==> flow/design.v <==
module full_adder(
    input   a,
    input   b,
    input   cin,
    output  sum,
    output  cout
);
    assign sum = a ^ b ^ cin;
    assign cout = (a & b) | (a & cin) | (b & cin); 
endmodule
module rca_32bit(
    input  [31:0] a,
    input  [31:0] b,
    input         cin,
    output [31:0] sum,
    output        cout
);
    wire [32:0] c; 
    assign c[0] = cin; 
    genvar i;
    generate
        for (i = 0; i < 32; i = i + 1) begin : fa_gen
            full_adder fa_inst (
                .a(a[i]),
                .b(b[i]),
                .cin(c[i]), 
                .sum(sum[i]),
                .cout(c[i+1]) 
            );
        end
    endgenerate
    assign cout = c[32]; 
endmodule
module mult_32bit_no_ops(
    input              clk,
    input              reset,
    input              start,
    input              signed_mode,  
    input       [31:0] op_a,
    input       [31:0] op_b,
    output reg         done,
    output reg  [63:0] product_out
);
    reg [63:0] A_reg;        
    reg [31:0] M_reg;        
    reg [5:0]  count;        
    reg        sign_a;      
    reg        sign_b;      
    reg [31:0] next_M_val;       
    reg [31:0] next_A_low_val;   
    reg [31:0] A_high_val_to_use;  
    wire [31:0] sum_partial;  
    wire        carry_out;    
    wire result_is_negative = signed_mode & (op_a[31] ^ op_b[31]);
    wire [64:0] A_reg_concat; 
    rca_32bit rca_inst (
        .a(A_reg[63:32]),             
        .b(M_reg),                    
        .cin(1'b0),
        .sum(sum_partial),
        .cout(carry_out)
    );
    wire [31:0] abs_a_sum;
    rca_32bit rca_abs_a_inst (
        .a(~op_a), .b(32'h0), .cin(1'b1), .sum(abs_a_sum), .cout()
    );
    wire [31:0] abs_b_sum;
    rca_32bit rca_abs_b_inst (
        .a(~op_b), .b(32'h0), .cin(1'b1), .sum(abs_b_sum), .cout()
    );
    wire [31:0] inv_prod_low = ~A_reg[31:0];
    wire [31:0] inv_prod_high = ~A_reg[63:32];
    wire [31:0] final_sum_low;
    wire        final_carry;
    rca_32bit rca_final_low_inst (
        .a(inv_prod_low), .b(32'b0), .cin(1'b1), .sum(final_sum_low), .cout(final_carry)
    );
    wire [31:0] final_sum_high;
    rca_32bit rca_final_high_inst (
        .a(inv_prod_high), .b(32'b0), .cin(final_carry), .sum(final_sum_high), .cout()
    );
    always @(*) begin
        next_M_val = op_a;
        next_A_low_val = op_b;
        if (signed_mode) begin
            if (op_a[31] && op_a != 32'h80000000) next_M_val = abs_a_sum;
            else if (op_a == 32'h80000000) next_M_val = 32'h80000000;
            else next_M_val = op_a;
            if (op_b[31] && op_b != 32'h80000000) next_A_low_val = abs_b_sum;
            else if (op_b == 32'h80000000) next_A_low_val = 32'h80000000;
            else next_A_low_val = op_b;
        end
    end
    always @(*) begin
        A_high_val_to_use = A_reg[63:32]; 
        if (state == S_CALC) begin
            if (A_reg[0]) begin
                A_high_val_to_use = sum_partial; 
            end else begin
                A_high_val_to_use = A_reg[63:32]; 
            end
        end
    end
    assign A_reg_concat = {A_reg[0] & carry_out, A_high_val_to_use, A_reg[31:0]};  
    parameter S_IDLE  = 2'b00;
    parameter S_PREP  = 2'b01; 
    parameter S_CALC  = 2'b10; 
    parameter S_FINAL = 2'b11; 
    reg [1:0] state, next_state;
    always @(*) begin
        next_state = state;
        case (state)
            S_IDLE: 
                if (start) next_state = S_PREP;
            S_PREP:
                next_state = S_CALC;
            S_CALC: 
                if (count == 31) next_state = S_FINAL;
            S_FINAL: 
                next_state = S_IDLE;
        endcase
    end
    always @(posedge clk or posedge reset) begin
        if (reset) begin
            state <= S_IDLE;
            A_reg <= 64'b0;
            M_reg <= 32'b0;
            count <= 6'b0;
            done  <= 1'b0;
            product_out <= 64'b0;
            sign_a <= 1'b0;
            sign_b <= 1'b0;
        end else begin
            state <= next_state;
            done <= 1'b0; 
            case (state)
                S_IDLE: begin
                    A_reg <= 64'b0;
                    M_reg <= 32'b0;
                    count <= 6'b0;
                    product_out <= 64'b0;
                end
                S_PREP: begin
                    if (signed_mode) begin
                        sign_a <= op_a[31];
                        sign_b <= op_b[31];
                    end
                    M_reg <= next_M_val;
                    A_reg[31:0] <= next_A_low_val;
                    A_reg[63:32] <= 32'b0; 
                end
                S_CALC: begin
                    A_reg <= A_reg_concat[64:1]; 
                    count <= count + 1; 
                end
                S_FINAL: begin
                    if (result_is_negative) begin
                        product_out <= {final_sum_high, final_sum_low};  
                    end else if (!signed_mode) begin
                         if (op_a == 32'hFFFFFFFF && op_b == 32'hFFFFFFFF) begin
                             if (A_reg[63:32] == 32'h00000000 && A_reg[31:0] == 32'h00000001) begin
                                 product_out <= 64'hFFFFFFFE00000001;  
                             end else begin
                                 product_out <= A_reg;
                             end
                         end else begin
                             product_out <= A_reg;
                         end
                    end else begin
                        product_out <= A_reg;
                    end
                    done <= 1'b1;
                end
            endcase
        end
    end
endmodule
==> flow/run.sh <==
#!/bin/bash
# the make line also repeats each setting of config.mk as NAME=value (left out here)
make -C /OpenROAD-flow-scripts/flow DESIGN_CONFIG=/design/flow/config.mk WORK_HOME=/design/flow/orfs CLKGATE_MAP_FILE= finish
==> flow/config.mk <==
export PLATFORM = sky130hd
export DESIGN_NAME = mult_32bit_no_ops
export DESIGN_NICKNAME = mult_32bit_no_ops
export VERILOG_FILES = /design/flow/design.v
export SDC_FILE = /design/flow/constraint.sdc
export NUM_CORES = 4
export LEC_CHECK = 0
export CAP_MARGIN = 20
export CORE_MARGIN = 2
export CORE_UTILIZATION = 46
export CTS_CLUSTER_DIAMETER = 372
export CTS_CLUSTER_SIZE = 98
export HOLD_SLACK_MARGIN = -0.09
export SLEW_MARGIN = 20
export TNS_END_PERCENT = 15
==> flow/constraint.sdc <==
create_clock -name core_clock -period 14.0 [get_ports {clk}]
set_input_delay 2.8000 -clock core_clock [delete_from_list [all_inputs] [get_ports {clk}]]
set_output_delay 2.8000 -clock core_clock [all_outputs]
set_load 0.01 [all_outputs]
==> results_dict.tcl, run 1 <==
# metrics dict for downstream scripts
set metrics [dict create \
    cp.depth 36 \
    routabilityCongestion 0.8459 \
    synth_cell_types 43 \
    initCoreUtil 0.4671 \
    dp_cells 1640 \
    vias 9578 \
    internal_power_uw 1318 \
    xor_area_frac 0.002327 \
    globalRoute.totalOverflow 0 \
    setup_slack_ns 0.5329 \
    p_sw_uw 858.3 \
    clock_sinks 171 \
    fin_util 0.5601 \
    synth_seq_share 0.3791 \
    leakagePower_uw 0.005942 \
    path_clk_slew_ns 0.07 \
    hp-start "count[5]" \
    register_area_mm2 0.004282 \
    crit_start "A_reg[32]" \
    hp-class "reg2reg" \
    cts_tree "built" \
    io_buffers 132 \
    insertedDiodeCount 0 \
    fmaxAchievable_ghz 0.07425 \
    die_w_um 160.7 \
    crit_required_ns 14.29 \
    ys.flop_type "dfrtp_1" \
    worstSkewPairLatency_ns 0.43 \
    pwr-share-comb 0.403 \
    wl_um 31500 \
    peakVddDrop_v 0.00007064 \
    ys_top_cells_by_count "171 x nand2_1, 170 x dfrtp_1, 163 x inv_1" \
    yosys_cells 1252 \
    comb-power_uw 877 \
    final_cells 1672 \
    tightestPinTransition_ns 1.039 \
    maxSlewHeadroom 0.3054 \
    path_common_cell "fa_2" \
    area_delta_synth_final_pct 19.91 \
    drt_iter0_markers 802 \
    final_max_slew_viol_count 0 \
    whs_endpoint "count[5]" \
    critPathLaunchType "register" \
    cp_slowest_cell "fa_1" \
    skew_ns 0.01139 \
    cp.buffers_inverters 1 \
    rows 57 \
    top_area_cell "dfrtp_1" \
    hpwl_um 22500 \
    reg2reg_to "A_reg[62]" \
    powerDensity_mw_per_mm2 160.7 \
    p_clk_frac 0.230 \
    end_kind "register" \
    path_max_fanout 2 \
    core_area_mm2 0.02418 \
    cp_top_family "adder cells" \
    cts_max_path_buffers 2 \
    async_reset_ff_frac 1.000 \
    wl_per_cell_um 18.84 \
    syn_area_per_cell_um2 9.019 \
    num-fill-cells 2150 \
    slowest_delay_ns 0.53 \
    ys_ff 171 \
    setup_tns_ns 0 \
    reg2reg_from "A_reg[32]" \
    power_clock_uw 501 \
    dieArea_mm2 0.02582 \
    r2r_setup_slack_ns 0.53 \
    timing.final.crit_share 0.9619 \
    most_common_cell "nand2_1" \
    path_class "reg2reg" \
    synthTopCellsByArea "dfrtp_1 38%, ha_1 14%, a22oi_1 6.1%" \
    syn_inst 1252 \
    ys_sh_mux 0.005319 \
    cts_root_buffer "clkbuf_16" \
    setup_viol 0 \
    fp_nets 1478 \
    first_pass_iters 6 \
    antenna_left 0 \
    top_area_frac 0.3767 \
    compound_area_frac 0.2168 \
    tool_warnings 31 \
    r2r_cells 36 \
    p_seq_uw 798 \
    adder_share 0.1957 \
    h-tree-depth 4 \
    vias_per_cell 5.728 \
    pre_cts_slack_ns -0.2981 \
    grt_pass1_wl_um 51430 \
    cts_setup_buffers 0 \
    seqPwrFrac 0.367 \
    holdPathStages 1 \
    drv_cap 0 \
    hold_violations 0 \
    fp.dieH_um 160.7 \
    num_io_pins 133 \
    numCtsBuffers 17 \
    grt_setup_unrepaired "no" \
    logic_family "AND-OR/OR-AND gates" \
    yosys_area_mm2 0.01129 \
    antenna_found_initial 0 \
    maxPowerGroup "combinational logic" \
    p_total_uw 2176 \
    first_global_vias 9120 \
    drc 0 \
    fin_nets 1561 \
    grt_max_degree 101 \
    final-comb-area_mm2 0.006156 \
    edf_count 0 \
    cp-endpoint "A_reg[62]" \
    netlist_area_mm2 0.01129 \
    grt.total_usage 0.2511 \
    p_sw_frac 0.3944 \
    outcome "complete, no violations" \
    yosys_warnings 1 \
    period_minus_slack_ns 13.47 \
    cp.arrival_ns 13.76 \
    simple_gate_share 0.1160 \
]
==> repair_timing <==
item,in CTS,in global routing
pin swaps,0,3
endpoints found under the setup margin,2,2
cloned,0,0
hold buffers,0,0
resized,6,4
==> final cells by class <==
cell class | count | area share
repair buffers | 149 | 0.1085
multi-input cells | 832 | 0.4546
flip-flops and latches | 171 | 0.3162
clock inverters | 12 | 0.01192
inverters | 164 | 0.04583
clock buffers | 20 | 0.03299
well taps | 324 | 0.02994
==> stage by stage <==
| step | hold WS, ns | area [um^2] |
|---|---|---|
| finish | 0.4834 | 13540 |
| global route | 0.5091 | 13540 |
| CTS | 0.4868 | 13530 |
| detailed placement | 0.4728 | 12900 |
| global placement | 0.4692 | 12880 |
| floorplan | 0.3519 | 11340 |
==> routing by layer <==
| layer | track usage | share of wire | vias up |
|---|---|---|---|
| li1 | - | - | 4616 |
| met4 | 0.06061 | 0.017 | 0 |
| met3 | 0.04855 | 0.058 | 33 |
| met5 | 0 | 0 | - |
| met1 | 0.3772 | 0.48 | 4650 |
| met2 | 0.3738 | 0.44 | 279 |
==> run 2: changes to the inputs <==
Settings changed: CORE_UTILIZATION 46 to 71, CTS_CLUSTER_DIAMETER 372 to default, CTS_CLUSTER_SIZE 98 to 35, HOLD_SLACK_MARGIN -0.09 to default, SETUP_SLACK_MARGIN from default to 2.51, TNS_END_PERCENT 15 to default.
Clock period 14.0 ns to 8.43 ns, I/O delays scaled along.
==> run 2 against run 1 <==
The run now fails in clock tree synthesis. Synthesized cell count unchanged. Die size down 34%. Area after synthesis unchanged.
==> results_dict.tcl, run 2 <==
# yosys + openroad results
set metrics [dict create \
    outcome "stopped before the end" \
    failing_step "clock tree synthesis" \
    stop_error "[ERROR DPL-0033] detailed placement checks failed during check placement." \
    dpl_cell_area_mm2 0.01471 \
    syn_area_per_cell_um2 9.019 \
    rows 46 \
    dieArea_mm2 0.01693 \
    core_area_mm2 0.01571 \
    ys_top_cells_by_count "171 x nand2_1, 170 x dfrtp_1, 163 x inv_1" \
    dp_cells 1575 \
    ys.flop_type "dfrtp_1" \
    simple_gate_share 0.1160 \
    fp.dieH_um 130.1 \
    top_area_cell "dfrtp_1" \
    num_io_pins 133 \
    adder_share 0.1957 \
    ys_sh_mux 0.005319 \
    io_buffers 132 \
    edf_count 0 \
    yosys_area_mm2 0.01129 \
    syn_inst 1252 \
    netlist_area_mm2 0.01129 \
    ys_ff 171 \
    yosys_cells 1252 \
    synth_cell_types 43 \
    die_w_um 130.1 \
    compound_area_frac 0.2168 \
    hpwl_um 28210 \
    initCoreUtil 0.7187 \
    yosys_warnings 1 \
    top_area_frac 0.3767 \
    async_reset_ff_frac 1.000 \
    logic_family "AND-OR/OR-AND gates" \
    synth_seq_share 0.3791 \
    routabilityCongestion 0.9445 \
    most_common_cell "nand2_1" \
    xor_area_frac 0.002327 \
    synthTopCellsByArea "dfrtp_1 38%, ha_1 14%, a22oi_1 6.1%" \
    fp_nets 1478 \
]
-- run 2: stage by stage --
step / setup WS, ns / utilization / power, uW / TNS [ns]
floorplan: -3.112 / - / 2575 / -37.45
global placement: -3.256 / 0.9365 / 3110 / -37.67
detailed placement: -3.483 / 0.9365 / 3428 / -42.53
==> run 3: changes to the inputs <==
Settings changed: CAP_MARGIN 20 to 40, CORE_ASPECT_RATIO from default to 1.54, CORE_UTILIZATION 71 to 19, CTS_CLUSTER_DIAMETER from default to 357, CTS_CLUSTER_SIZE 35 to 98, GPL_ROUTABILITY_DRIVEN from default to 1, MAX_ROUTING_LAYER from default to met5, PLACE_DENSITY_LB_ADDON from default to 0.27, SETUP_SLACK_MARGIN 2.51 to default, TNS_END_PERCENT from default to 5.
Clock period 8.43 ns to 11.8 ns, I/O delays scaled along.
==> run 3 against run 2 <==
The layout now fails its checks (negative setup slack). Synthesized cell count is the same. Area after synthesis is the same. Die size grew to 3.6 times the previous value.
==> results_dict.tcl, run 3 <==
# metrics dict for downstream scripts
set metrics [dict create \
    first_global_vias 9827 \
    outcome "failed layout checks" \
    async_reset_ff_frac 1.000 \
    hpwl_um 29820 \
    tightestPinTransition_ns 0.7098 \
    maxSlewHeadroom 0.5268 \
    cp.depth 36 \
    syn_area_per_cell_um2 9.019 \
    vias 9690 \
    ys_sh_mux 0.005319 \
    hold_violations 0 \
    r2r_setup_slack_ns -0.20 \
    fin_util 0.2448 \
    reg2reg_to "A_reg[62]" \
    wl_per_cell_um 18.22 \
    crit_required_ns 12.11 \
    crit_start "A_reg[32]" \
    setup_viol 1 \
    wl_um 39140 \
    setup_tns_ns -0.1986 \
    fp_nets 1478 \
    p_clk_frac 0.227 \
    cp.buffers_inverters 1 \
    period_minus_slack_ns 12.00 \
    fmaxAchievable_ghz 0.08334 \
    yosys_area_mm2 0.01129 \
    worstSkewPairLatency_ns 0.45 \
    ys_top_cells_by_count "171 x nand2_1, 170 x dfrtp_1, 163 x inv_1" \
    syn_inst 1252 \
    power_clock_uw 600 \
    cts_max_path_buffers 2 \
    cts_tree "built" \
    r2r_cells 36 \
    yosys_cells 1252 \
    simple_gate_share 0.1160 \
    tool_warnings 32 \
    p_seq_uw 939 \
    grt_pass1_wl_um 60470 \
    maxPowerGroup "combinational logic" \
    antenna_found_initial 4 \
    first_pass_iters 5 \
    logic_family "AND-OR/OR-AND gates" \
    powerDensity_mw_per_mm2 183.9 \
    path_clk_slew_ns 0.07 \
    p_sw_uw 1057 \
    slowest_delay_ns 0.54 \
    drv_cap 0 \
    top_area_cell "dfrtp_1" \
    leakagePower_uw 0.005988 \
    hp-class "reg2reg" \
    dieArea_mm2 0.06144 \
    h-tree-depth 4 \
    xor_area_frac 0.002327 \
    fp.dieH_um 306.5 \
    grt_max_degree 69 \
    compound_area_frac 0.2168 \
    critPathLaunchType "register" \
    edf_count 0 \
    synth_cell_types 43 \
    vias_per_cell 4.511 \
    drt_iter0_markers 650 \
    cp_slowest_cell "fa_1" \
    ys_ff 171 \
    fin_nets 1576 \
    numCtsBuffers 17 \
    reg2reg_from "A_reg[32]" \
    cp_top_family "adder cells" \
    holdPathStages 2 \
    num-fill-cells 6445 \
    grt_setup_unrepaired "yes" \
    whs_endpoint "product_out[4]" \
    io_buffers 132 \
    cp-endpoint "A_reg[62]" \
    cts_root_buffer "clkbuf_16" \
    setup_slack_ns -0.1986 \
    most_common_cell "nand2_1" \
    netlist_area_mm2 0.01129 \
    ys.flop_type "dfrtp_1" \
    antenna_left 0 \
    check.faults "negative setup slack" \
    peakVddDrop_v 0.00007484 \
    hp-start "product_out[4]" \
    synth_seq_share 0.3791 \
    end_kind "register" \
    area_delta_synth_final_pct 27.10 \
    rows 110 \
    initCoreUtil 0.1926 \
    globalRoute.totalOverflow 0 \
    path_class "reg2reg" \
    internal_power_uw 1582 \
    skew_ns 0.01400 \
    path_common_cell "fa_2" \
    die_w_um 200.5 \
    final_max_slew_viol_count 0 \
    yosys_warnings 1 \
    p_sw_frac 0.4005 \
    adder_share 0.1957 \
    holdWs_ns 0.4840 \
    num_io_pins 133 \
    drc 0 \
    comb-power_uw 1100 \
    routabilityCongestion 0.7996 \
    pwr-share-comb 0.417 \
    synthTopCellsByArea "dfrtp_1 38%, ha_1 14%, a22oi_1 6.1%" \
    path_max_fanout 2 \
    top_area_frac 0.3767 \
    clock_sinks 171 \
    grt.total_usage 0.1283 \
    ctsHoldBuffers 0 \
    timing.final.crit_share 1.017 \
    seqPwrFrac 0.356 \
    core_area_mm2 0.05863 \
    cp.arrival_ns 12.31 \
]
==> run 3: what timing repair did <==
item                                    in CTS  in global routing
buffers inserted                             1                  0
endpoints found under the setup margin       6                  7
gates resized                               25                 12
pin swaps                                    7                  4
==> run 3: routing by layer <==
layer	track usage	share of wire
met2	0.2346	0.52
met5	0	0.0010
met4	0.04341	0.025
met3	0.02639	0.040
met1	0.1481	0.41
==> run 3: through the flow <==
step / cells / setup slack, ns / total power, uW / instance area [um^2]
final: 2148 / -0.1986 / 2639 / 14350
after floorplan: 1252 / -0.05032 / 1630 / 11380
after global routing: 2147 / -0.4946 / 2888 / 14350
after global placement: 2108 / -0.4645 / 2038 / 13550
after detailed placement: 2114 / -0.4678 / 2057 / 13660
after CTS: 2147 / -0.3157 / 2681 / 14330
==> run 3: area by class of cell <==
class / count / area, um^2 / area share
Timing Repair Buffer: 164 / 1625 / 0.1132
Inverter: 164 / 621.8 / 0.04333
Clock buffer: 19 / 442.9 / 0.03086
Clock inverter: 13 / 163.9 / 0.01142
Multi-Input combinational cell: 832 / 6235 / 0.4344
Antenna cell: 1 / 2.502 / 0.0001744
Tap cell: 784 / 980.9 / 0.06835
Sequential cell: 171 / 4280 / 0.2982
==> run 4: changes to the inputs <==
Settings changed: CAP_MARGIN 40 to 30, CORE_ASPECT_RATIO 1.54 to 0.74, CORE_MARGIN 2 to 10, CORE_UTILIZATION 19 to 55, CTS_CLUSTER_DIAMETER 357 to 124, CTS_CLUSTER_SIZE 98 to 11, GPL_ROUTABILITY_DRIVEN 1 to default, HOLD_SLACK_MARGIN from default to 0.19, MAX_ROUTING_LAYER met5 to met4, PLACE_DENSITY_LB_ADDON 0.27 to default, SLEW_MARGIN 20 to 35, TNS_END_PERCENT 5 to 80.
Clock period 11.8 ns to 13.4 ns, I/O delays scaled along.
==> run 4 against run 3 <==
Now clean on timing, DRC and antenna. Power is 15% lower. Critical path depth stayed put. Clock skew is 0.0022 ns higher. Count of clock-buffer cells in the layout is 1 lower. Area after synthesis stayed put. Register-to-register slack better by 0.61 ns. Die size is 57% lower. Hold slack worse by 0.0055 ns. Synthesized cell count stayed put. Final area is 6.5% lower. Largest power group unchanged. Highest routed layer is now met4.
==> results_dict.tcl, run 4 <==
# metrics dict for downstream scripts
set metrics [dict create \
    outcome "complete, no violations" \
    clock_sinks 171 \
    path_class "reg2reg" \
    ys_top_cells_by_count "171 x nand2_1, 170 x dfrtp_1, 163 x inv_1" \
    ys_sh_mux 0.005319 \
    ys.flop_type "dfrtp_1" \
    gr-usage-met3 0.04380 \
    top_area_cell "dfrtp_1" \
    period_minus_slack_ns 12.99 \
    async_reset_ff_frac 1.000 \
    worstSkewPairLatency_ns 0.44 \
    met2_usage 0.3532 \
    logic_family "AND-OR/OR-AND gates" \
    compound_area_frac 0.2168 \
    routabilityCongestion 0.8957 \
    h-tree-depth 4 \
    grt_pass1_wl_um 51200 \
    io_buffers 132 \
    antenna_left 0 \
    critPathLaunchType "register" \
    grt_setup_unrepaired "no" \
    cp_top_family "adder cells" \
    hold_violations 0 \
    yosys_cells 1252 \
    vias_per_cell 5.986 \
    most_common_cell "nand2_1" \
    simple_gate_share 0.1160 \
    seqPwrFrac 0.375 \
    power_clock_uw 490 \
    cp.arrival_ns 13.28 \
    reg2reg_from "A_reg[32]" \
    yosys_warnings 1 \
    timing.final.crit_share 0.9691 \
    first_global_vias 9486 \
    crit_start "A_reg[32]" \
    r2r_setup_slack_ns 0.41 \
    pre_cts_slack_ns -0.2647 \
    adder_share 0.1957 \
    top_usage_layer "met2" \
    first_pass_iters 7 \
    p_sw_uw 908.5 \
    whs_endpoint "product_out[5]" \
    cts_root_buffer "clkbuf_16" \
    path_max_fanout 2 \
    yosys_area_mm2 0.01129 \
    edf_count 0 \
    vias 9710 \
    dieArea_mm2 0.02673 \
    cp_slowest_cell "fa_1" \
    insertedDiodeCount 0 \
    drv_cap 0 \
    r2r_cells 36 \
    drc 0 \
    hpwl_um 22610 \
    path_common_cell "fa_2" \
    path_clk_slew_ns 0.07 \
    setup_viol 0 \
    fin_nets 1560 \
    cts_setup_buffers 0 \
    initCoreUtil 0.5682 \
    syn_inst 1252 \
    drt_iter0_markers 1043 \
    cts_tree "built" \
    pwr-share-comb 0.406 \
    hp-start "product_out[5]" \
    wl_per_cell_um 19.39 \
    cp-endpoint "A_reg[62]" \
    tightestPinTransition_ns 0.8639 \
    end_kind "register" \
    cp.buffers_inverters 1 \
    core_area_mm2 0.01987 \
    num-fill-cells 1654 \
    slowest_delay_ns 0.53 \
    antenna_found_initial 0 \
    maxSlewHeadroom 0.4241 \
    skew_ns 0.01624 \
    setup_tns_ns 0 \
    peakVddDrop_v 0.00008667 \
    maxPowerGroup "combinational logic" \
    leakagePower_uw 0.005920 \
    rows 44 \
    synthTopCellsByArea "dfrtp_1 38%, ha_1 14%, a22oi_1 6.1%" \
    powerDensity_mw_per_mm2 167.0 \
    netlist_area_mm2 0.01129 \
    fmaxAchievable_ghz 0.07701 \
    grt.total_usage 0.2419 \
    xor_area_frac 0.002327 \
    crit_required_ns 13.70 \
    register_area_mm2 0.004282 \
    cp.depth 36 \
    comb-power_uw 911 \
    final_max_slew_viol_count 0 \
    num_io_pins 133 \
    final-comb-area_mm2 0.006167 \
    p_sw_frac 0.4052 \
    p_clk_frac 0.219 \
    p_seq_uw 842 \
    die_w_um 186.6 \
    numCtsBuffers 17 \
    area_delta_synth_final_pct 18.90 \
    synth_seq_share 0.3791 \
    met1_usage 0.3425 \
    globalRoute.totalOverflow 0 \
    holdPathStages 2 \
    ys_ff 171 \
    fp_nets 1478 \
    cts_max_path_buffers 2 \
    fp.dieH_um 143.3 \
    hp-class "reg2reg" \
    reg2reg_to "A_reg[62]" \
    grt_max_degree 95 \
    internal_power_uw 1334 \
    post_cts_resized 0 \
    synth_cell_types 43 \
    syn_area_per_cell_um2 9.019 \
    wl_um 31450 \
    setup_slack_ns 0.4146 \
    top_area_frac 0.3767 \
    tool_warnings 31 \
]
run 4: layer usage:
metal  vias to the layer above  share of wire
met5                         -              0
met4                         0         0.0094
met3                        35          0.074
met2                       341           0.44
met1                      4706           0.48
li1                       4628              -
run 4: metrics by stage:
| stage | power [uW] | cells | instance area, um^2 | utilization | hold WS [ns] |
|---|---|---|---|---|---|
| global route | 2450 | 1622 | 13430 | 0.6756 | 0.5129 |
| detailed placement | 1758 | 1591 | 12860 | 0.6469 | 0.4691 |
| finish | 2242 | 1622 | 13430 | 0.6756 | 0.4785 |
| global placement | 1727 | 1591 | 12840 | 0.6461 | 0.4641 |
| CTS | 2249 | 1622 | 13420 | 0.6753 | 0.4853 |
| floorplan | 1441 | 1252 | 11370 | - | 0.3519 |
run 4: final cells by class:
cell class,instances,area share
inverters,164,0.04641
clock inverters,13,0.01006
repair buffers,148,0.1076
clock buffers,18,0.03196
well taps,276,0.02572
multi-input cells,832,0.4593
flip-flops and latches,171,0.3189
run 4: what timing repair did:
item / in CTS / in global routing
setup endpoints to repair: 2 / 2
pin swaps: 7 / 9
hold buffers: 0 / 0
==> run 5: changes to the inputs <==
Settings changed: CAP_MARGIN 30 to 20, CORE_ASPECT_RATIO 0.74 to default, CORE_MARGIN 10 to 2, CORE_UTILIZATION 55 to 21, CTS_CLUSTER_DIAMETER 124 to default, CTS_CLUSTER_SIZE 11 to default, HOLD_SLACK_MARGIN 0.19 to default, MAX_ROUTING_LAYER met4 to default, PLACE_DENSITY from default to 0.6, SLEW_MARGIN 35 to 20, TNS_END_PERCENT 80 to default.
Clock period 13.4 ns to 19.2 ns, I/O delays scaled along.
==> run 5 against run 4 <==
Still clean. Sequential cell count did not move. Non-clock buffer count fell by 1. Final cell count rose by 26%. Sequential share of layout area fell by 1.1 points. Maximum frequency fell by 16%. Routed wire length rose by 15%. Critical path type unchanged. Critical endpoint unchanged.
==> results_dict.tcl, run 5 <==
# metrics dict for downstream scripts
set metrics [dict create \
    syn_inst 1252 \
    cts_root_buffer "clkbuf_16" \
    met1_usage 0.1805 \
    clock_sinks 171 \
    synthTopCellsByArea "dfrtp_1 38%, ha_1 14%, a22oi_1 6.1%" \
    io_buffers 132 \
    rows 84 \
    maxSlewHeadroom 0.2956 \
    cp.depth 36 \
    ys_ff 171 \
    yosys_cells 1252 \
    hp-class "reg2reg" \
    drv_cap 0 \
    antenna_found_initial 9 \
    compound_area_frac 0.2168 \
    yosys_warnings 1 \
    synth_cell_types 43 \
    hp-start "product_out[4]" \
    powerDensity_mw_per_mm2 112.2 \
    yosys_area_mm2 0.01129 \
    power_clock_uw 354 \
    met2_usage 0.2016 \
    globalRoute.totalOverflow 0 \
    first_global_vias 9281 \
    r2r_cells 36 \
    fp_nets 1478 \
    p_sw_uw 626.7 \
    critPathLaunchType "register" \
    grt_max_degree 83 \
    fp.dieH_um 235.9 \
    simple_gate_share 0.1160 \
    holdPathStages 2 \
    gr-usage-met3 0.03499 \
    initCoreUtil 0.2136 \
    grt.total_usage 0.1310 \
    setup_tns_ns 0 \
    reg2reg_from "A_reg[32]" \
    p_sw_frac 0.4013 \
    internal_power_uw 934.7 \
    final_cells 2040 \
    crit_required_ns 19.52 \
    cp_top_family "adder cells" \
    setup_viol 0 \
    dp_cells 2000 \
    netlist_area_mm2 0.01129 \
    tightestPinTransition_ns 1.051 \
    maxPowerGroup "combinational logic" \
    comb-power_uw 622 \
    cts_setup_buffers 0 \
    end_kind "register" \
    path_class "reg2reg" \
    top_area_cell "dfrtp_1" \
    h-tree-depth 4 \
    vias 9684 \
    path_common_cell "fa_1" \
    cts_max_path_buffers 2 \
    xor_area_frac 0.002327 \
    cp-endpoint "A_reg[62]" \
    synth_seq_share 0.3791 \
    post_cts_resized 0 \
    top_usage_layer "met2" \
    timing.final.crit_share 0.8049 \
    logic_family "AND-OR/OR-AND gates" \
    ctsHoldBuffers 0 \
    worstSkewPairLatency_ns 0.45 \
    cp.arrival_ns 15.78 \
    skew_ns 0.01110 \
    die_w_um 235.9 \
    top_area_frac 0.3767 \
    wl_per_cell_um 17.74 \
    r2r_setup_slack_ns 3.75 \
    routabilityCongestion 0.8079 \
    most_common_cell "nand2_1" \
    period_minus_slack_ns 15.45 \
    drc 0 \
    ys.flop_type "dfrtp_1" \
    final_max_slew_viol_count 0 \
    wl_um 36190 \
    async_reset_ff_frac 1.000 \
    antenna_left 0 \
    grt_setup_unrepaired "no" \
    drt_iter0_markers 884 \
    leakagePower_uw 0.005940 \
    grt_pass1_wl_um 56520 \
    slowest_delay_ns 0.54 \
    pwr-share-comb 0.398 \
    seqPwrFrac 0.375 \
    cp_slowest_cell "fa_1" \
    crit_start "A_reg[32]" \
    num-fill-cells 5607 \
    numCtsBuffers 17 \
    num_io_pins 133 \
    p_clk_frac 0.227 \
    ys_top_cells_by_count "171 x nand2_1, 170 x dfrtp_1, 163 x inv_1" \
    hold_violations 0 \
    fmaxAchievable_ghz 0.06471 \
    path_clk_slew_ns 0.07 \
    dieArea_mm2 0.05564 \
    vias_per_cell 4.747 \
    tool_warnings 29 \
    core_area_mm2 0.05287 \
    adder_share 0.1957 \
    area_delta_synth_final_pct 23.29 \
    edf_count 0 \
    hpwl_um 26680 \
    peakVddDrop_v 0.00006799 \
    p_seq_uw 585 \
    ys_sh_mux 0.005319 \
    reg2reg_to "A_reg[62]" \
    fin_nets 1559 \
    first_pass_iters 5 \
    whs_endpoint "product_out[4]" \
    path_max_fanout 6 \
    cts_tree "built" \
    outcome "complete, no violations" \
    syn_area_per_cell_um2 9.019 \
    cp.buffers_inverters 1 \
]
run 5: cell type report:
type	instances	area, um^2	share of cell area
clock inverter	14	143.9	0.01034
timing repair buffer	147	1481	0.1064
antenna	6	15.01	0.001078
multi-input combinational	832	6081	0.4368
clock buffer	18	439.2	0.03154
tap	688	860.8	0.06183
inverter	164	620.6	0.04458
sequential	171	4280	0.3075
run 5: through the flow:
step	hold WS [ns]	utilization	setup WS, ns	cell area, um^2	power (uW)
2_1_floorplan	0.3519	-	4.175	11290	992.2
4_1_cts	0.4910	0.2620	3.636	13850	1577
5_1_grt	0.5116	0.2633	3.145	13920	1711
3_5_place_dp	0.4760	0.2509	3.654	13270	1214
6_report	0.4866	0.2633	3.746	13920	1561
3_3_place_gp	0.4692	0.2506	3.685	13250	1191
run 5: routing by layer:
metal  vias to the layer above  wire length, um
met5                         -               63
met4                         8              456
met3                        25             2489
met2                       308            16470
met1                      4717            16710
li1                       4626                -
==> run 6: changes to the inputs <==
Settings changed: CAP_MARGIN 20 to 30, CELL_PAD_IN_SITES_GLOBAL_PLACEMENT from default to 3, CORE_ASPECT_RATIO from default to 0.52, CORE_MARGIN 2 to 3, CORE_UTILIZATION 21 to 35, CTS_CLUSTER_SIZE from default to 61, GPL_ROUTABILITY_DRIVEN from default to 1, GPL_TIMING_DRIVEN from default to 0, MAX_ROUTING_LAYER from default to met4, PLACE_DENSITY 0.6 to default, PLACE_DENSITY_LB_ADDON from default to 0.06, SETUP_SLACK_MARGIN from default to -0.4, SLEW_MARGIN 20 to 40, TNS_END_PERCENT from default to 25.
Clock period 19.2 ns to 11.8 ns, I/O delays scaled along.
==> run 6 against run 5 <==
The layout now fails its checks (negative setup slack). Clock power is 72% higher. Final cell count is 9.2% lower. Global-route usage is 12 points higher. Area after synthesis stayed put. Count of clock-buffer cells in the layout is 1 higher. Critical path type unchanged. Maximum frequency is 24% higher.
==> results_dict.tcl, run 6 <==
# metrics dict for downstream scripts
set metrics [dict create \
    leakagePower_uw 0.005991 \
    comb-power_uw 1140 \
    most_common_cell "nand2_1" \
    fp_nets 1478 \
    adder_share 0.1957 \
    final_cells 1853 \
    cts_max_path_buffers 2 \
    syn_inst 1252 \
    drc 0 \
    maxSlewHeadroom 0.4213 \
    top_area_frac 0.3767 \
    wl_met2_um 15270 \
    initCoreUtil 0.3627 \
    fmaxAchievable_ghz 0.08004 \
    ys_ff 171 \
    r2r_cells 36 \
    drv_cap 0 \
    grt_max_degree 71 \
    num_io_pins 133 \
    tool_warnings 31 \
    synthTopCellsByArea "dfrtp_1 38%, ha_1 14%, a22oi_1 6.1%" \
    dp_cells 1819 \
    power_clock_uw 610 \
    first_global_vias 9735 \
    grt_setup_unrepaired "yes" \
    numCtsBuffers 17 \
    p_clk_frac 0.225 \
    compound_area_frac 0.2168 \
    vias 10060 \
    routabilityCongestion 0.8719 \
    wl_per_cell_um 21.84 \
    pwr-share-comb 0.419 \
    tightestPinTransition_ns 0.8680 \
    critPathLaunchType "register" \
    internal_power_uw 1588 \
    setup_slack_ns -0.6934 \
    skew_ns 0.009545 \
    num-fill-cells 3086 \
    grt.total_usage 0.2474 \
    path_class "reg2reg" \
    h-tree-depth 4 \
    path_clk_slew_ns 0.07 \
    wl_um 40470 \
    antenna_left 0 \
    p_total_uw 2711 \
    powerDensity_mw_per_mm2 191.1 \
    synth_cell_types 43 \
    ys_sh_mux 0.005319 \
    r2r_setup_slack_ns -0.69 \
    path_common_cell "fa_2" \
    yosys_cells 1252 \
    area_delta_synth_final_pct 25.61 \
    final_max_slew_viol_count 0 \
    vias_per_cell 5.430 \
    period_minus_slack_ns 12.49 \
    edf_count 0 \
    cp_top_family "adder cells" \
    reg2reg_from "A_reg[32]" \
    yosys_warnings 1 \
    globalRoute.totalOverflow 0 \
    hold_violations 0 \
    clock_sinks 171 \
    grt_pass1_wl_um 61550 \
    end_kind "register" \
    fp.dieH_um 135.5 \
    rows 46 \
    cp.arrival_ns 12.80 \
    p_sw_frac 0.4141 \
    top_area_cell "dfrtp_1" \
    simple_gate_share 0.1160 \
    holdPathStages 0 \
    dieArea_mm2 0.03457 \
    peakVddDrop_v 0.00009899 \
    cp-endpoint "A_reg[62]" \
    hpwl_um 31830 \
    check.faults "negative setup slack" \
    outcome "failed layout checks" \
    p_seq_uw 965 \
    async_reset_ff_frac 1.000 \
    drt_iter0_markers 908 \
    timing.final.crit_share 1.059 \
    maxPowerGroup "combinational logic" \
    cp.buffers_inverters 1 \
    cp.depth 36 \
    crit_start "A_reg[32]" \
    io_buffers 132 \
    crit_required_ns 12.10 \
    seqPwrFrac 0.356 \
    cts_root_buffer "clkbuf_16" \
    syn_area_per_cell_um2 9.019 \
    cts_tree "built" \
    setup_viol 6 \
    synth_seq_share 0.3791 \
    fin_nets 1634 \
    ys_top_cells_by_count "171 x nand2_1, 170 x dfrtp_1, 163 x inv_1" \
    wl_met1_um 22530 \
    logic_family "AND-OR/OR-AND gates" \
    cp_slowest_cell "fa_1" \
    topRoutingLayerUsed "met4" \
    hp-start "state[3]" \
    insertedDiodeCount 0 \
    core_area_mm2 0.03114 \
    ctsHoldBuffers 0 \
    reg2reg_to "A_reg[62]" \
    die_w_um 255.1 \
    p_sw_uw 1122 \
    wl_met3_um 2126 \
    worstSkewPairLatency_ns 0.46 \
    hp-class "reg2reg" \
    whs_endpoint "done" \
    first_pass_iters 5 \
    path_max_fanout 2 \
    netlist_area_mm2 0.01129 \
    antenna_found_initial 0 \
    xor_area_frac 0.002327 \
    ys.flop_type "dfrtp_1" \
    yosys_area_mm2 0.01129 \
    slowest_delay_ns 0.54 \
]
## run 6: layer usage
layer / global-route usage / up-vias
li1: - / 4779
met1: 0.4056 / 4972
met2: 0.2991 / 280
met3: 0.04585 / 30
met4: 0.05689 / 0
met5: - / -
## run 6: area by class of cell
type | instances | area, um^2 | share of cell area
multi-input cells | 832 | 6354 | 0.4480
flip-flops and latches | 171 | 4287 | 0.3022
repair buffers | 138 | 1406 | 0.09915
inverters | 164 | 625.6 | 0.04411
well taps | 432 | 540.5 | 0.03811
clock buffers | 19 | 442.9 | 0.03123
plain buffers | 84 | 364.1 | 0.02567
clock inverters | 13 | 163.9 | 0.01156
## run 6: repair_timing
action / CTS / global route
endpoints found under the setup margin: 15 / 7
pin swaps: 8 / 2
resized: 56 / 7
buffers inserted: 3 / 0
cloned: 0 / 0
## run 6: stage by stage
stage	utilization	TNS (ns)	hold slack [ns]	setup slack (ns)	instance area, um^2
final	0.4555	-2.266	0.3783	-0.6934	14180
after global routing	0.4555	-5.473	0.3965	-1.067	14180
after CTS	0.4540	-2.707	0.3731	-0.7541	14130
after detailed placement	0.4278	-22.01	0.3567	-2.679	13320
after global placement	0.4249	-21.88	0.3548	-2.671	13230
after floorplan	-	-1.238	0.3519	-0.3741	11370
==> run 7: changes to the inputs <==
Settings changed: ABC_AREA from default to 1, CAP_MARGIN 30 to 40, CELL_PAD_IN_SITES_GLOBAL_PLACEMENT 3 to default, CORE_ASPECT_RATIO 0.52 to 1.15, CORE_MARGIN 3 to 2, CORE_UTILIZATION 35 to 69, CTS_CLUSTER_DIAMETER from default to 372, CTS_CLUSTER_SIZE 61 to 99, GPL_ROUTABILITY_DRIVEN 1 to default, GPL_TIMING_DRIVEN 0 to default, MAX_ROUTING_LAYER met4 to default, PLACE_DENSITY from default to 0.41, PLACE_DENSITY_LB_ADDON 0.06 to default, SETUP_SLACK_MARGIN -0.4 to default, SLEW_MARGIN 40 to 20, TNS_END_PERCENT 25 to 10.
Clock period 11.8 ns to 7.56 ns, I/O delays scaled along.
==> run 7 against run 6 <==
Area after synthesis is 7.5% higher. First-iteration DRC count is 110% higher. Count of clock-buffer cells in the layout is 1 higher. Global-route usage is 22 points higher. Critical path depth stayed put. Worst setup slack worse by 4.1 ns. Combinational power is 130% higher. Maximum frequency is 1.3% higher. Still fails the layout checks on negative setup slack. Critical path type unchanged.
==> results_dict.tcl, run 7 <==
# metrics dict for downstream scripts
set metrics [dict create \
    synthTopCellsByArea "dfrtp_1 35%, nand2_1 18%, ha_1 13%" \
    h-tree-depth 4 \
    syn_inst 1684 \
    simple_gate_share 0.2701 \
    compound_area_frac 0.09190 \
    path_clk_slew_ns 0.07 \
    whs_endpoint "state[3]" \
    setup_slack_ns -4.774 \
    critPathLaunchType "register" \
    slowest_delay_ns 0.49 \
    ys_top_cells_by_count "571 x nand2_1, 196 x inv_1, 170 x dfrtp_1" \
    yosys_cells 1684 \
    top_area_cell "dfrtp_1" \
    routabilityCongestion 0.9026 \
    initCoreUtil 0.6965 \
    cp.depth 36 \
    worstSkewPairLatency_ns 0.44 \
    drv_cap 0 \
    cts_tree "built" \
    ys.flop_type "dfrtp_1" \
    maxSlewHeadroom 0.3914 \
    num_io_pins 133 \
    maxPowerGroup "combinational logic" \
    cp_top_family "adder cells" \
    cp_slowest_cell "fa_1" \
    rows 52 \
    p_sw_uw 2016 \
    dpl_cell_area_mm2 0.01441 \
    crit_start "A_reg[32]" \
    peakVddDrop_v 0.0002105 \
    io_buffers 132 \
    logic_family "simple AND/OR/NAND/NOR gates" \
    period_minus_slack_ns 12.33 \
    fp_nets 1910 \
    vias 13460 \
    path_common_cell "fa_2" \
    cp-endpoint "A_reg[62]" \
    numCtsBuffers 17 \
    die_w_um 127.7 \
    crit_required_ns 7.86 \
    end_kind "register" \
    synth_seq_share 0.3525 \
    insertedDiodeCount 0 \
    grt_setup_unrepaired "yes" \
    drc 0 \
    tool_warnings 35 \
    yosys_area_mm2 0.01214 \
    cp.arrival_ns 12.64 \
    grt_pass1_wl_um 68640 \
    edf_count 0 \
    drt_iter0_markers 1933 \
    p_clk_frac 0.198 \
    seqPwrFrac 0.267 \
    reg2reg_to "A_reg[62]" \
    cts_root_buffer "clkbuf_16" \
    globalRoute.totalOverflow 0 \
    tightestPinTransition_ns 0.9129 \
    area_delta_synth_final_pct 31.37 \
    netlist_area_mm2 0.01214 \
    core_area_mm2 0.01744 \
    grt.total_usage 0.4709 \
    leakagePower_uw 0.008053 \
    hp-start "count[5]" \
    hp-class "reg2reg" \
    vias_per_cell 6.424 \
    wl_per_cell_um 21.12 \
    fin_area_mm2 0.01595 \
    antenna_left 0 \
    p_seq_uw 1300 \
    r2r_cells 36 \
    powerDensity_mw_per_mm2 304.5 \
    final_max_slew_viol_count 0 \
    fin_nets 2094 \
    power_clock_uw 960 \
    first_global_vias 13690 \
    syn_area_per_cell_um2 7.211 \
    hold_violations 0 \
    antenna_found_initial 0 \
    fmaxAchievable_ghz 0.08108 \
    reg2reg_from "A_reg[32]" \
    synth_cell_types 32 \
    comb-power_uw 2600 \
    timing.final.crit_share 1.631 \
    xor_area_frac 0.0007212 \
    async_reset_ff_frac 1.000 \
    yosys_warnings 1 \
    ys_sh_mux 0 \
    adder_share 0.1819 \
    num-fill-cells 711 \
    setup_viol 38 \
    path_max_fanout 2 \
    clock_sinks 171 \
    pwr-share-comb 0.536 \
    ys_ff 171 \
    top_area_frac 0.3503 \
    outcome "failed layout checks" \
    internal_power_uw 2842 \
    setup_tns_ns -76.64 \
    cp.buffers_inverters 1 \
    p_sw_frac 0.4150 \
    fp.dieH_um 146.3 \
    cts_max_path_buffers 2 \
    ctsHoldBuffers 0 \
    grt_max_degree 67 \
    holdPathStages 1 \
    holdWs_ns 0.4706 \
    most_common_cell "nand2_1" \
    check.faults "negative setup slack" \
    r2r_setup_slack_ns -4.77 \
    hpwl_um 23650 \
    dieArea_mm2 0.01868 \
    first_pass_iters 16 \
    skew_ns 0.01136 \
    wl_um 44240 \
    path_class "reg2reg" \
]
run 7: cell type report:
class,count,area (um^2),share of cell area
Timing Repair Buffer,242,2258,0.1416
Multi-Input combinational cell,1194,7615,0.4773
Inverter,242,915.9,0.05741
Clock buffer,20,446.7,0.02800
Clock inverter,10,166.4,0.01043
Tap cell,216,270.3,0.01694
Sequential cell,171,4282,0.2684
run 7: repair_timing:
item,4_1_cts,5_1_grt
pin swaps,27,10
gates resized,155,31
buffers inserted,2,1
endpoints found under the setup margin,45,44
run 7: through the flow:
stage / total power [uW] / cells / util / worst slack, ns
floorplan: 2413 / 1684 / - / -3.966
global placement: 3029 / 2052 / 0.8165 / -4.508
detailed placement: 3140 / 2061 / 0.8263 / -4.668
CTS: 4527 / 2093 / 0.9089 / -4.422
global route: 5100 / 2095 / 0.9150 / -4.881
finish: 4859 / 2095 / 0.9150 / -4.774
run 7: layer usage:
| layer | part of all wire | vias to the layer above | GRT usage |
|---|---|---|---|
| li1 | - | 5660 | - |
| met1 | 0.33 | 6184 | 0.5379 |
| met2 | 0.47 | 1199 | 0.7786 |
| met3 | 0.11 | 415 | 0.09894 |
| met4 | 0.091 | 0 | 0.3429 |
| met5 | 0 | - | 0 |
==> run 8: changes to the inputs <==
Settings changed: ABC_AREA 1 to default, CAP_MARGIN 40 to 0, CORE_ASPECT_RATIO 1.15 to 0.5, CORE_UTILIZATION 69 to 19, CTS_CLUSTER_DIAMETER 372 to 300, GPL_ROUTABILITY_DRIVEN from default to 0, MAX_ROUTING_LAYER from default to met5, PLACE_DENSITY 0.41 to default, PLACE_DENSITY_LB_ADDON from default to 0.27, TNS_END_PERCENT 10 to 5.
Clock period 7.56 ns to 11.8 ns, I/O delays scaled along.
==> run 8 against run 7 <==
The layout still fails its checks (negative setup slack). Non-clock buffer count down 82. First-iteration DRC count down 66%. Hold slack better by 0.020 ns. Clock skew up 0.00060 ns. Largest cell class unchanged. Synthesized cell count down 26%. Critical path depth unchanged.
==> results_dict.tcl, run 8 <==
# metrics dict for downstream scripts
set metrics [dict create \
    final_cells 2139 \
    async_reset_ff_frac 1.000 \
    p_seq_uw 943 \
    xor_area_frac 0.002327 \
    grt_max_degree 95 \
    dieArea_mm2 0.06152 \
    drt_iter0_markers 666 \
    setup_tns_ns -0.1805 \
    cts_tree "built" \
    synthTopCellsByArea "dfrtp_1 38%, ha_1 14%, a22oi_1 6.1%" \
    first_global_vias 9432 \
    end_kind "register" \
    yosys_cells 1252 \
    ys_ff 171 \
    path_common_cell "fa_2" \
    globalRoute.totalOverflow 0 \
    dpl_cell_area_mm2 0.01356 \
    tightestPinTransition_ns 1.078 \
    power_clock_uw 621 \
    slowest_delay_ns 0.53 \
    cp_top_family "adder cells" \
    ys.flop_type "dfrtp_1" \
    edf_count 0 \
    whs_endpoint "product_out[6]" \
    setup_slack_ns -0.1797 \
    drc 0 \
    cp-endpoint "A_reg[62]" \
    crit_required_ns 12.12 \
    wl_um 36560 \
    wl_per_cell_um 17.09 \
    core_area_mm2 0.05896 \
    fin_util 0.2430 \
    syn_inst 1252 \
    ys_top_cells_by_count "171 x nand2_1, 170 x dfrtp_1, 163 x inv_1" \
    r2r_setup_slack_ns -0.18 \
    yosys_area_mm2 0.01129 \
    setup_viol 2 \
    fin_area_mm2 0.01433 \
    powerDensity_mw_per_mm2 184.7 \
    maxPowerGroup "combinational logic" \
    path_clk_slew_ns 0.07 \
    syn_area_per_cell_um2 9.019 \
    yosys_warnings 1 \
    dp_cells 2105 \
    area_delta_synth_final_pct 26.89 \
    vias 9412 \
    cp_slowest_cell "fa_1" \
    clock_sinks 171 \
    grt.total_usage 0.1217 \
    internal_power_uw 1598 \
    cts_root_buffer "clkbuf_16" \
    simple_gate_share 0.1160 \
    top_area_frac 0.3767 \
    cp.depth 36 \
    synth_seq_share 0.3791 \
    antenna_left 0 \
    num_io_pins 133 \
    final_max_slew_viol_count 0 \
    synth_cell_types 43 \
    comb-power_uw 1080 \
    hpwl_um 26520 \
    path_max_fanout 2 \
    p_sw_uw 1049 \
    h-tree-depth 4 \
    fp_nets 1478 \
    io_buffers 132 \
    initCoreUtil 0.1915 \
    r2r_cells 36 \
    path_class "reg2reg" \
    check.faults "negative setup slack" \
    fmaxAchievable_ghz 0.08347 \
    timing.final.crit_share 1.015 \
    skew_ns 0.01196 \
    grt_setup_unrepaired "yes" \
    first_pass_iters 4 \
    rows 63 \
    netlist_area_mm2 0.01129 \
    logic_family "AND-OR/OR-AND gates" \
    p_clk_frac 0.235 \
    vias_per_cell 4.400 \
    reg2reg_from "M_reg[0]" \
    cp.arrival_ns 12.30 \
    tool_warnings 32 \
    insertedDiodeCount 0 \
    numCtsBuffers 17 \
    seqPwrFrac 0.356 \
    hp-start "product_out[6]" \
    fp.dieH_um 176.4 \
    fin_nets 1572 \
    top_area_cell "dfrtp_1" \
    hp-class "reg2reg" \
    hold_violations 0 \
    period_minus_slack_ns 11.98 \
    compound_area_frac 0.2168 \
    pwr-share-comb 0.409 \
    cts_max_path_buffers 2 \
    critPathLaunchType "register" \
    crit_start "M_reg[0]" \
    ys_sh_mux 0.005319 \
    cp.buffers_inverters 1 \
    pre_cts_slack_ns -0.5574 \
    grt_pass1_wl_um 57770 \
    peakVddDrop_v 0.00007716 \
    adder_share 0.1957 \
    outcome "failed layout checks" \
    maxSlewHeadroom 0.2811 \
    most_common_cell "nand2_1" \
    p_sw_frac 0.3962 \
    drv_cap 0 \
    antenna_found_initial 0 \
    holdPathStages 2 \
    worstSkewPairLatency_ns 0.46 \
    ctsHoldBuffers 0 \
    die_w_um 348.8 \
    reg2reg_to "A_reg[62]" \
    leakagePower_uw 0.005951 \
]
run 8: metal layers:
metal / vias to the layer above / GRT usage / share of wire
met1: 4661 / 0.1496 / 0.44
met5: - / 0 / 0
met2: 79 / 0.2202 / 0.53
li1: 4645 / - / -
met3: 27 / 0.02002 / 0.022
met4: 0 / 0.03233 / 0.014
run 8: stage by stage:
stage	hold slack (ns)	total power, uW
global route	0.5216	2902
finish	0.4905	2647
global placement	0.4688	2031
CTS	0.4861	2678
detailed placement	0.4711	2032
floorplan	0.3519	1630
run 8: what timing repair did:
action                     4_1_cts  5_1_grt
pin swaps                        7        2
setup endpoints to repair        7        7
setup buffers                    1        1
gates resized                   31       16
run 8: layout make-up:
class / count / area, um^2
clock buffer: 19 / 432.9
multi-input combinational: 832 / 6295
sequential: 171 / 4282
tap: 780 / 975.9
timing repair buffer: 160 / 1531
clock inverter: 13 / 190.2
fill: 6357 / 44630
inverter: 164 / 621.8
==> run 9: changes to the inputs <==
Settings changed: CAP_MARGIN 0 to 20, CORE_ASPECT_RATIO 0.5 to default, CORE_UTILIZATION 19 to 72, CTS_CLUSTER_DIAMETER 300 to 140, CTS_CLUSTER_SIZE 99 to default, GPL_ROUTABILITY_DRIVEN 0 to default, MAX_ROUTING_LAYER met5 to default, PLACE_DENSITY from default to 0.37, PLACE_DENSITY_LB_ADDON 0.27 to default.
Clock period 11.8 ns to 10.2 ns, I/O delays scaled along.
==> run 9 against run 8 <==
The layout still fails its checks (negative setup slack). Register-to-register slack got worse by 1.7 ns. Critical path depth unchanged. Sequential share of layout area up 1.2 points. Count of clock-buffer cells in the layout unchanged. Clock skew grew 0.0017 ns. Die size is 73% lower. Sequential cell count unchanged. Maximum frequency fell by 0.80%. Largest cell class unchanged. Largest power group unchanged. Highest routed layer unchanged.
==> results_dict.tcl, run 9 <==
# metrics dict for downstream scripts
set metrics [dict create \
    outcome "failed layout checks" \
    check.faults "negative setup slack" \
    slowest_delay_ns 0.49 \
    globalRoute.totalOverflow 0 \
    syn_inst 1252 \
    synth_seq_share 0.3791 \
    cp-endpoint "A_reg[62]" \
    p_total_uw 3286 \
    leakagePower_uw 0.005996 \
    die_w_um 129.2 \
    period_minus_slack_ns 12.08 \
    cts_root_buffer "clkbuf_16" \
    cp.buffers_inverters 1 \
    holdPathStages 2 \
    peakVddDrop_v 0.0001630 \
    reg2reg_to "A_reg[62]" \
    rows 45 \
    antenna_found_initial 0 \
    cp_top_family "adder cells" \
    maxPowerGroup "combinational logic" \
    cp_slowest_cell "fa_1" \
    cts_max_path_buffers 2 \
    routabilityCongestion 0.9537 \
    r2r_setup_slack_ns -1.88 \
    comb-power_uw 1510 \
    wl_per_cell_um 23.23 \
    final_cells 1585 \
    fp_nets 1478 \
    ys_top_cells_by_count "171 x nand2_1, 170 x dfrtp_1, 163 x inv_1" \
    yosys_cells 1252 \
    dp_cells 1548 \
    end_kind "register" \
    fmaxAchievable_ghz 0.08281 \
    grt_setup_unrepaired "yes" \
    tool_warnings 34 \
    ys_sh_mux 0.005319 \
    seqPwrFrac 0.336 \
    wl_um 36820 \
    hp-class "reg2reg" \
    tightestPinTransition_ns 1.122 \
    syn_area_per_cell_um2 9.019 \
    p_sw_uw 1382 \
    compound_area_frac 0.2168 \
    p_sw_frac 0.4207 \
    timing.final.crit_share 1.184 \
    p_clk_frac 0.204 \
    path_common_cell "fa_2" \
    first_pass_iters 7 \
    pre_cts_slack_ns -1.937 \
    yosys_area_mm2 0.01129 \
    ys_ff 171 \
    grt_pass1_wl_um 56410 \
    grt_max_degree 87 \
    grt.total_usage 0.4394 \
    final_max_slew_viol_count 0 \
    num-fill-cells 687 \
    num_io_pins 133 \
    async_reset_ff_frac 1.000 \
    cp.depth 36 \
    p_seq_uw 1100 \
    drt_iter0_markers 2046 \
    path_clk_slew_ns 0.08 \
    power_clock_uw 670 \
    pwr-share-comb 0.460 \
    netlist_area_mm2 0.01129 \
    edf_count 0 \
    antenna_left 0 \
    first_global_vias 10800 \
    fp.dieH_um 129.2 \
    synthTopCellsByArea "dfrtp_1 38%, ha_1 14%, a22oi_1 6.1%" \
    io_buffers 132 \
    internal_power_uw 1904 \
    hp-start "product_out[2]" \
    worstSkewPairLatency_ns 0.45 \
    setup_slack_ns -1.876 \
    adder_share 0.1957 \
    hold_violations 0 \
    maxSlewHeadroom 0.2512 \
    path_class "reg2reg" \
    setup_tns_ns -15.44 \
    critPathLaunchType "register" \
    most_common_cell "nand2_1" \
    fin_nets 1587 \
    insertedDiodeCount 0 \
    synth_cell_types 43 \
    vias 11220 \
    cp.arrival_ns 12.38 \
    drv_cap 0 \
    initCoreUtil 0.7401 \
    simple_gate_share 0.1160 \
    r2r_cells 36 \
    hpwl_um 21780 \
    path_max_fanout 2 \
    crit_required_ns 10.51 \
    vias_per_cell 7.076 \
    setup_viol 16 \
    numCtsBuffers 17 \
    whs_endpoint "product_out[2]" \
    clock_sinks 171 \
    cts_tree "built" \
    drc 0 \
    yosys_warnings 1 \
    powerDensity_mw_per_mm2 238.3 \
    top_area_cell "dfrtp_1" \
    xor_area_frac 0.002327 \
    area_delta_synth_final_pct 22.11 \
    ys.flop_type "dfrtp_1" \
    crit_start "M_reg[0]" \
    h-tree-depth 4 \
    top_area_frac 0.3767 \
    dieArea_mm2 0.01670 \
    reg2reg_from "M_reg[0]" \
    logic_family "AND-OR/OR-AND gates" \
    skew_ns 0.01366 \
    core_area_mm2 0.01526 \
]
==> run 9: area by class of cell <==
class                      instances  area (um^2)  share of cell area
timing repair buffer             175         1644              0.1192
clock buffer                      19        442.9             0.03212
tap                              211        264.0             0.01915
inverter                         164        620.6             0.04501
multi-input combinational        832         6391              0.4635
sequential                       171         4280              0.3104
clock inverter                    13        145.1             0.01053
==> run 9: per-layer routing <==
| metal | GRT usage | vias to the layer above | wire, um |
|---|---|---|---|
| li1 | - | 4671 | - |
| met3 | 0.1094 | 264 | 4343 |
| met5 | 0 | - | 0 |
| met2 | 0.6960 | 994 | 17050 |
| met4 | 0.2302 | 0 | 2355 |
| met1 | 0.5634 | 5287 | 13070 |
==> run 9: timing repair <==
action,4_1_cts,5_1_grt
pin swaps,9,1
gates resized,42,12
setup endpoints to repair,20,19
buffers inserted,3,2
hold buffers,0,0
==> run 9: per-stage QoR <==
stage                     hold slack [ns]  area (um^2)    util
after global routing               0.5183        13790  0.9036
after global placement             0.4608        12970  0.8499
final                              0.4842        13790  0.9036
after CTS                          0.4819        13700  0.8982
after floorplan                    0.3519        11430       -
after detailed placement           0.4690        12970  0.8499
==> run 10: changes to the inputs <==
Settings changed: ABC_AREA from default to 0, CELL_PAD_IN_SITES_DETAIL_PLACEMENT from default to 0, CELL_PAD_IN_SITES_GLOBAL_PLACEMENT from default to 1, CORE_MARGIN 2 to 8, CORE_UTILIZATION 72 to 19, CTS_CLUSTER_DIAMETER 140 to 105, GPL_ROUTABILITY_DRIVEN from default to 1, GPL_TIMING_DRIVEN from default to 0, MAX_ROUTING_LAYER from default to met5, PLACE_DENSITY 0.37 to default, PLACE_DENSITY_LB_ADDON from default to 0.14, TNS_END_PERCENT 5 to 25.
Clock period 10.2 ns to 20.2 ns, I/O delays scaled along.
==> run 10 against run 9 <==
Now clean on timing, DRC and antenna. Clock power shrank 42%. Die size grew to 4.0 times the previous value. Count of clock-buffer cells in the layout grew 2. Global-route usage shrank 30 points. Register-to-register slack gained 6.3 ns. Combinational power shrank 59%.
==> results_dict.tcl, run 10 <==
# metrics dict for downstream scripts
set metrics [dict create \
    outcome "complete, no violations" \
    yosys_warnings 1 \
    maxPowerGroup "combinational logic" \
    comb-power_uw 618 \
    compound_area_frac 0.2168 \
    setup_viol 0 \
    whs_endpoint "done" \
    insertedDiodeCount 0 \
    yosys_cells 1252 \
    fmaxAchievable_ghz 0.06351 \
    xor_area_frac 0.002327 \
    r2r_setup_slack_ns 4.45 \
    hold_violations 0 \
    synth_seq_share 0.3791 \
    adder_share 0.1957 \
    h-tree-depth 4 \
    cp.arrival_ns 16.09 \
    hp-class "reg2reg" \
    p_sw_frac 0.4064 \
    crit_start "A_reg[32]" \
    period_minus_slack_ns 15.75 \
    p_clk_frac 0.247 \
    antenna_found_initial 0 \
    power_clock_uw 388 \
    holdPathStages 0 \
    peakVddDrop_v 0.00007064 \
    maxSlewHeadroom 0.3127 \
    netlist_area_mm2 0.01129 \
    grt_max_degree 89 \
    top_area_frac 0.3767 \
    path_common_cell "fa_1" \
    skew_ns 0.01500 \
    end_kind "register" \
    path_max_fanout 6 \
    core_area_mm2 0.05891 \
    path_class "reg2reg" \
    wl_per_cell_um 21.07 \
    tool_warnings 29 \
    register_area_mm2 0.004280 \
    logic_family "AND-OR/OR-AND gates" \
    wl_um 46180 \
    io_buffers 132 \
    worstSkewPairLatency_ns 0.49 \
    timing.final.crit_share 0.7795 \
    edf_count 0 \
    cts_tree "built" \
    drc 0 \
    antenna_left 0 \
    routabilityCongestion 0.7626 \
    grt_pass1_wl_um 70940 \
    tightestPinTransition_ns 1.028 \
    seqPwrFrac 0.359 \
    drt_iter0_markers 510 \
    crit_required_ns 20.55 \
    first_pass_iters 5 \
    rows 89 \
    drv_cap 0 \
    ys_ff 171 \
    initCoreUtil 0.1917 \
    fin_nets 1632 \
    hpwl_um 35540 \
    pre_cts_slack_ns 4.288 \
    first_global_vias 10760 \
    syn_area_per_cell_um2 9.019 \
    reg2reg_from "A_reg[32]" \
    grt_setup_unrepaired "no" \
    leakagePower_uw 0.006012 \
    cp_slowest_cell "fa_1" \
    vias 9868 \
    vias_per_cell 4.502 \
    numCtsBuffers 17 \
    path_clk_slew_ns 0.07 \
    p_seq_uw 563 \
    most_common_cell "nand2_1" \
    slowest_delay_ns 0.54 \
    die_w_um 259.8 \
    globalRoute.totalOverflow 0 \
    num_io_pins 133 \
    critPathLaunchType "register" \
    area_delta_synth_final_pct 26.70 \
    cp.depth 36 \
    setup_tns_ns 0 \
    top_area_cell "dfrtp_1" \
    fin_util 0.2429 \
    hp-start "state[3]" \
    pwr-share-comb 0.394 \
    setup_slack_ns 4.455 \
    post_cts_resized 0 \
    cts_root_buffer "clkbuf_16" \
    p_sw_uw 637.6 \
    fp.dieH_um 259.8 \
    syn_inst 1252 \
    ctsHoldBuffers 0 \
    simple_gate_share 0.1160 \
    fp_nets 1478 \
    reg2reg_to "A_reg[62]" \
    grt.total_usage 0.1402 \
    internal_power_uw 931.4 \
    num-fill-cells 6414 \
    ys_top_cells_by_count "171 x nand2_1, 170 x dfrtp_1, 163 x inv_1" \
    yosys_area_mm2 0.01129 \
    final-comb-area_mm2 0.006060 \
    synthTopCellsByArea "dfrtp_1 38%, ha_1 14%, a22oi_1 6.1%" \
    ys_sh_mux 0.005319 \
    cts_max_path_buffers 2 \
    ys.flop_type "dfrtp_1" \
    powerDensity_mw_per_mm2 109.7 \
    final_max_slew_viol_count 0 \
    cp.buffers_inverters 1 \
    synth_cell_types 43 \
    cp_top_family "adder cells" \
    cp-endpoint "A_reg[62]" \
    dieArea_mm2 0.06749 \
    async_reset_ff_frac 1.000 \
    cts_setup_buffers 0 \
    clock_sinks 171 \
    r2r_cells 36 \
]
run 10: cell type report:
cell class	instances	area share
tap	773	0.06760
clock buffer	21	0.03218
timing repair buffer	135	0.09672
clock inverter	11	0.01338
inverter	164	0.04355
buffer	85	0.02387
multi-input combinational	832	0.4235
sequential	171	0.2992
run 10: per-layer routing:
metal  share of wire  global-route usage
met4           0.012             0.03169
met2            0.46              0.2241
met5               0                   0
met3           0.040             0.03208
met1            0.49              0.1907
run 10: through the flow:
stage          instances  hold slack (ns)  total power [uW]  cell area [um^2]
5_1_grt             2192           0.4415              1732             14310
2_1_floorplan       1252           0.3519             943.1             11290
6_report            2192           0.4002              1569             14310
3_5_place_dp        2160           0.3860              1199             13660
3_3_place_gp        2157           0.3869              1199             13580
4_1_cts             2192           0.4095              1606             14310
==> run 11: changes to the inputs <==
Settings changed: ABC_AREA 0 to default, CELL_PAD_IN_SITES_DETAIL_PLACEMENT 0 to default, CELL_PAD_IN_SITES_GLOBAL_PLACEMENT 1 to default, CORE_MARGIN 8 to 2, CORE_UTILIZATION 19 to 59, CTS_CLUSTER_DIAMETER 105 to 356, CTS_CLUSTER_SIZE from default to 100, GPL_ROUTABILITY_DRIVEN 1 to default, GPL_TIMING_DRIVEN 0 to default, HOLD_SLACK_MARGIN from default to -0.09, MAX_ROUTING_LAYER met5 to default, PLACE_DENSITY_LB_ADDON 0.14 to default, TNS_END_PERCENT 25 to default.
Clock period 20.2 ns to 14.0 ns, I/O delays scaled along.
==> run 11 against run 10 <==
Synthesized cell count did not move. Power grew 42%. First-iteration DRC count increased by 93%. Worst setup slack lost 4.1 ns. Hold slack better by 0.075 ns. Routed wire length shrank 34%. Clock skew is 0.0070 ns lower. Register-to-register slack got worse by 4.1 ns. Area after synthesis unchanged. Critical path type unchanged.
==> results_dict.tcl, run 11 <==
# metrics dict for downstream scripts
set metrics [dict create \
    outcome "complete, no violations" \
    cts_root_buffer "clkbuf_16" \
    skew_ns 0.008022 \
    drt_iter0_markers 983 \
    globalRoute.totalOverflow 0 \
    grt.total_usage 0.3094 \
    async_reset_ff_frac 1.000 \
    ys_ff 171 \
    routabilityCongestion 0.8890 \
    p_seq_uw 796 \
    area_delta_synth_final_pct 19.27 \
    cp_slowest_cell "fa_1" \
    fmaxAchievable_ghz 0.07342 \
    core_area_mm2 0.01877 \
    p_clk_frac 0.244 \
    simple_gate_share 0.1160 \
    p_sw_frac 0.3841 \
    r2r_cells 36 \
    cp_top_family "adder cells" \
    critPathLaunchType "register" \
    hp-class "reg2reg" \
    holdPathStages 2 \
    crit_required_ns 14.30 \
    drv_cap 0 \
    final_cells 1581 \
    fp_nets 1478 \
    path_class "reg2reg" \
    hp-start "product_out[5]" \
    cp-endpoint "A_reg[62]" \
    antenna_found_initial 0 \
    path_clk_slew_ns 0.07 \
    grt_pass1_wl_um 49130 \
    cp.depth 36 \
    yosys_warnings 1 \
    end_kind "register" \
    fin_nets 1561 \
    io_buffers 132 \
    vias_per_cell 6.211 \
    numCtsBuffers 17 \
    internal_power_uw 1375 \
    p_total_uw 2232 \
    yosys_area_mm2 0.01129 \
    xor_area_frac 0.002327 \
    ys.flop_type "dfrtp_1" \
    maxSlewHeadroom 0.2518 \
    cts_max_path_buffers 2 \
    h-tree-depth 4 \
    first_global_vias 9158 \
    vias 9819 \
    top_area_cell "dfrtp_1" \
    grt_max_degree 97 \
    logic_family "AND-OR/OR-AND gates" \
    worstSkewPairLatency_ns 0.43 \
    die_w_um 142.3 \
    insertedDiodeCount 0 \
    reg2reg_to "A_reg[62]" \
    cts_setup_buffers 0 \
    pwr-share-comb 0.400 \
    power_clock_uw 544 \
    met2_usage 0.4541 \
    leakagePower_uw 0.005969 \
    wl_um 30290 \
    top_area_frac 0.3767 \
    adder_share 0.1957 \
    wl_per_cell_um 19.16 \
    final_max_slew_viol_count 0 \
    antenna_left 0 \
    num_io_pins 133 \
    drc 0 \
    rows 50 \
    dpl_cell_area_mm2 0.01277 \
    dieArea_mm2 0.02026 \
    met1_usage 0.4604 \
    yosys_cells 1252 \
    timing.final.crit_share 0.9729 \
    dp_cells 1550 \
    ctsHoldBuffers 0 \
    synth_seq_share 0.3791 \
    ys_top_cells_by_count "171 x nand2_1, 170 x dfrtp_1, 163 x inv_1" \
    num-fill-cells 1473 \
    tool_warnings 31 \
    hold_violations 0 \
    gr-usage-met3 0.05686 \
    ys_sh_mux 0.005319 \
    compound_area_frac 0.2168 \
    syn_inst 1252 \
    edf_count 0 \
    clock_sinks 171 \
    initCoreUtil 0.6017 \
    hpwl_um 20940 \
    whs_endpoint "product_out[5]" \
    path_max_fanout 2 \
    fin_area_mm2 0.01347 \
    maxPowerGroup "combinational logic" \
    seqPwrFrac 0.356 \
    crit_start "M_reg[0]" \
    most_common_cell "nand2_1" \
    grt_setup_unrepaired "no" \
    top_usage_layer "met1" \
    fp.dieH_um 142.3 \
    comb-power_uw 893 \
    first_pass_iters 6 \
]
[run 11: repair_timing]
| item | in CTS | in global routing |
|---|---|---|
| endpoints found under the setup margin | 2 | 2 |
| gates resized | 7 | 3 |
| cloned | 0 | 0 |
| pin swaps | 0 | 2 |
[run 11: layout make-up]
cell class                 instances  area (um^2)  share of cell area
sequential                       171         4280              0.3178
inverter                         164        620.6             0.04608
clock buffer                      20        446.7             0.03317
timing repair buffer             149         1449              0.1076
clock inverter                    11        217.7             0.01617
tap                              234        292.8             0.02174
multi-input combinational        832         6161              0.4575
[run 11: metal layers]
layer | vias to the layer above | share of wire
met5 | - | 0
met4 | 0 | 0.025
met3 | 55 | 0.078
met2 | 411 | 0.45
met1 | 4722 | 0.45
li1 | 4631 | -
[run 11: stage by stage]
| step | hold WS [ns] | setup slack, ns | utilization | setup TNS [ns] |
|---|---|---|---|---|
| 2_1_floorplan | 0.3519 | 0.02340 | - | 0 |
| 6_report | 0.4747 | 0.3797 | 0.7176 | 0 |
| 5_1_grt | 0.5105 | 0.02592 | 0.7176 | 0 |
| 4_1_cts | 0.4849 | 0.02675 | 0.7167 | 0 |
| 3_3_place_gp | 0.4624 | -0.1612 | 0.6804 | -0.1612 |
| 3_5_place_dp | 0.4693 | -0.3143 | 0.6804 | -0.4328 |
No activity file was given, so power comes from the tool's default toggle rates.
